run A:
## system
module system
  #(parameter WIDTH = 24)
   (input aclk,
    input aresetn,
    input [WIDTH-1:0] s_axis_tdata,
    input s_axis_tvalid,
    output s_axis_tready,
    input s_axis_tlast,
    input [3:0] s_axis_tuser,
    output [2*WIDTH-1:0] m_axis_tdata,
    output m_axis_tvalid,
    input m_axis_tready,
    output m_axis_tlast,
    output [3:0] m_axis_tuser);
Size in the first run: ~97 flip-flops, roughly 88 I/O pins, ~6100 µm² of cells after synthesis.
clock: 4.0 ns
lec_check: 0
cap_margin: 20
core_margin: 2
core_utilization: 56
cts_cluster_diameter: 287
cts_cluster_size: 87
place_density: 0.35
slew_margin: 20
tns_end_percent: 15
run.sh (not shown) runs the stock make flow with config.mk's settings and CLKGATE_MAP_FILE=.
Input changes introduced in run B (baseline for comparison: run A):
- ABC_AREA: unset -> 1
- PLACE_DENSITY: 0.35 -> unset
- CTS_CLUSTER_DIAMETER: 287 -> unset
- TNS_END_PERCENT: 15 -> unset
- CTS_CLUSTER_SIZE: 87 -> unset
- CORE_UTILIZATION: 56 -> 64
- the clock period (ns, I/O delays scaled along): 4.0 -> 2.62
--- outcome ---
- Run B reached the end of the flow, and the finished layout is clean on the timing, DRC and antenna checks.
- Between run B and run A, it is run B whose number of standard-cell rows in the floorplan is lower, by 2.
- Number of tap cells inserted ended up about 5% lower on run B than on run A.
- The combinational fraction of design power in run B sits 0.9 points above the value recorded for run A.
- Lower required time of the worst setup path among run B and run A: run B
- For wire length, dividing the value from run B by the value from run A gives 1.10.
- Core box area ended up about 11% lower on run B than on run A.
- Half-perimeter wire length after detailed placement went up by more than 10% going from run A to run B.
- Summary of run B over run A: routed metal-1 wire length decreased by about 1.3% relative to the old numbers; slack of the critical path decreased 730 ps.
- Looking only at number of clock buffers in the layout, and setting everything else aside, the higher value of run B and run A goes to run A.
- Part of the power in the clock network: run B < run A
diff inputs: run B => run C
- changing CORE_UTILIZATION from 64 to 40
- removing ABC_AREA (formerly 1)
- changing the clock period (ns, I/O delays scaled along) from 2.62 to 2.78
Findings:
Higher share of the clock period used by the worst path after layout was reported by run C, not run B.
On run C: first-pass GRT wire length is 7.0% lower than what run B gave.
Run C against run B: final cell count lower, sequential share of layout area lost 0.19 points, area of all placed cells without fillers up about 0.7%, smallest setup slack after layout now sits lower.
Global-route usage: run B and run C compared, higher one is run B
#### Input delta (run D over run C)
- CELL_PAD_IN_SITES_DETAIL_PLACEMENT: unset -> 2
- CAP_MARGIN: 20 -> 15
- the clock period (ns, I/O delays scaled along): 2.78 -> 4.0
- In summary, run D completed successfully, with a layout that passed the timing, DRC and antenna checks.
- Taking run C as the reference, in run D async set-reset flop share out of synthesis now sits at about the same level; worst hold path cell count shows no meaningful change; number of flip-flops and latches barely changed; sequential share of the synthesized area held.
- Going from run C to run D, the met3 routed wirelength was found to have gone down by 69 µm.
The following lists how run E was set up differently from run D:
- setting PLACE_DENSITY to 0.35 for the first time
- setting SETUP_SLACK_MARGIN to -0.4 for the first time
- removing CELL_PAD_IN_SITES_DETAIL_PLACEMENT (formerly 2)
- setting CTS_CLUSTER_DIAMETER to 287 for the first time
- setting CTS_CLUSTER_SIZE to 87 for the first time
- changing CORE_UTILIZATION from 40 to 56
- changing CAP_MARGIN from 15 to 0
- setting TNS_END_PERCENT to 15 for the first time
==> comparison <==
- Diff run D -> run E: routed wire length decreased by 5.6 mm relative to the old numbers; worst setup slack increased by 14 ps relative to the old numbers; met1 usage in global routing increased by 5.8 points relative to the old numbers.

========
Starting RTL as in the previous note.
clock: 1.52 ns
lec_check: 0
abc_area: 1
cap_margin: 20
core_margin: 2
core_utilization: 72
cts_cluster_diameter: 376
cts_cluster_size: 96
place_density: 0.38
setup_slack_margin: 0.13
slew_margin: 20
tns_end_percent: 10
The baseline did not get past 4_1_cts.
Edit:
==> flow/config.mk (replaced) <==
export PLATFORM = sky130hd
export DESIGN_NAME = system
export DESIGN_NICKNAME = system
export VERILOG_FILES = /design/flow/design.v
export SDC_FILE = /design/flow/constraint.sdc
export NUM_CORES = 4
export LEC_CHECK = 0
export ABC_AREA = 1
export CAP_MARGIN = 40
export CORE_MARGIN = 2
export CORE_UTILIZATION = 70
export SLEW_MARGIN = 20
==> flow/constraint.sdc (replaced) <==
create_clock -name core_clock -period 2.06 [get_ports {aclk}]
set_input_delay 0.4120 -clock core_clock [delete_from_list [all_inputs] [get_ports {aclk}]]
set_output_delay 0.4120 -clock core_clock [all_outputs]
set_load 0.01 [all_outputs]
=> The new run finished clean; die area grows by 2.7%; area after synthesis is unchanged; synthesized cell count stays the same.
Edit:
--- a/flow/config.mk
+++ b/flow/config.mk
@@ -7,6 +7,5 @@
 export LEC_CHECK = 0
-export ABC_AREA = 1
-export CAP_MARGIN = 40
+export CAP_MARGIN = 20
 export CORE_MARGIN = 2
-export CORE_UTILIZATION = 70
+export CORE_UTILIZATION = 69
 export SLEW_MARGIN = 20
==> flow/constraint.sdc (replaced) <==
create_clock -name core_clock -period 2.78 [get_ports {aclk}]
set_input_delay 0.5560 -clock core_clock [delete_from_list [all_inputs] [get_ports {aclk}]]
set_output_delay 0.5560 -clock core_clock [all_outputs]
set_load 0.01 [all_outputs]
The changed run finished with timing, DRC and antenna clean.
Routed wire length drops by roughly a tenth.
Combinational power drops by a quarter to a third.
Cell count drops by a quarter to a third.
Worst hold slack degrades by 12 ps.
Register-to-register slack improves by 490 ps.
Via count drops by about a fifth.
Flip-flop count is unchanged.
Area after synthesis drops slightly.
Sequential share of layout area climbs by 0.69 points.
Utilization drops by 2.2 points.
Edit:
--- a/flow/config.mk
+++ b/flow/config.mk
@@ -7,5 +7,7 @@
 export LEC_CHECK = 0
+export ABC_AREA = 1
 export CAP_MARGIN = 20
 export CORE_MARGIN = 2
-export CORE_UTILIZATION = 69
+export CORE_UTILIZATION = 66
+export HOLD_SLACK_MARGIN = 0.29
 export SLEW_MARGIN = 20
==> flow/constraint.sdc (replaced) <==
create_clock -name core_clock -period 1.81 [get_ports {aclk}]
set_input_delay 0.3620 -clock core_clock [delete_from_list [all_inputs] [get_ports {aclk}]]
set_output_delay 0.3620 -clock core_clock [all_outputs]
set_load 0.01 [all_outputs]
What happened:
- count of clock-buffer cells in the layout drops by 1
- die area climbs by a few percent
- clock power rose by well over a third
Edit:
--- a/flow/config.mk
+++ b/flow/config.mk
@@ -7,3 +7,2 @@
 export LEC_CHECK = 0
-export ABC_AREA = 1
 export CAP_MARGIN = 20
@@ -11,3 +10,2 @@
 export CORE_UTILIZATION = 66
-export HOLD_SLACK_MARGIN = 0.29
 export SLEW_MARGIN = 20
==> flow/constraint.sdc (replaced) <==
create_clock -name core_clock -period 2.34 [get_ports {aclk}]
set_input_delay 0.4680 -clock core_clock [delete_from_list [all_inputs] [get_ports {aclk}]]
set_output_delay 0.4680 -clock core_clock [all_outputs]
set_load 0.01 [all_outputs]
The new run finished with timing, DRC and antenna clean; final area shrinks by 6.0%; clock-buffer cell count came out higher by 3; register-to-register slack is better by 300 ps; global-route usage went down by 2.4 points; sequential share of layout area climbs by 1.3 points; sequential power goes down by 22%; total power shrinks by 23%; worst setup slack gets better by 300 ps; die size went down by 1.4%; clock power went down by 18%; synthesized area is lower by 1.5%.
Power figures rest on the tool's default switching activity, not on a simulated workload.
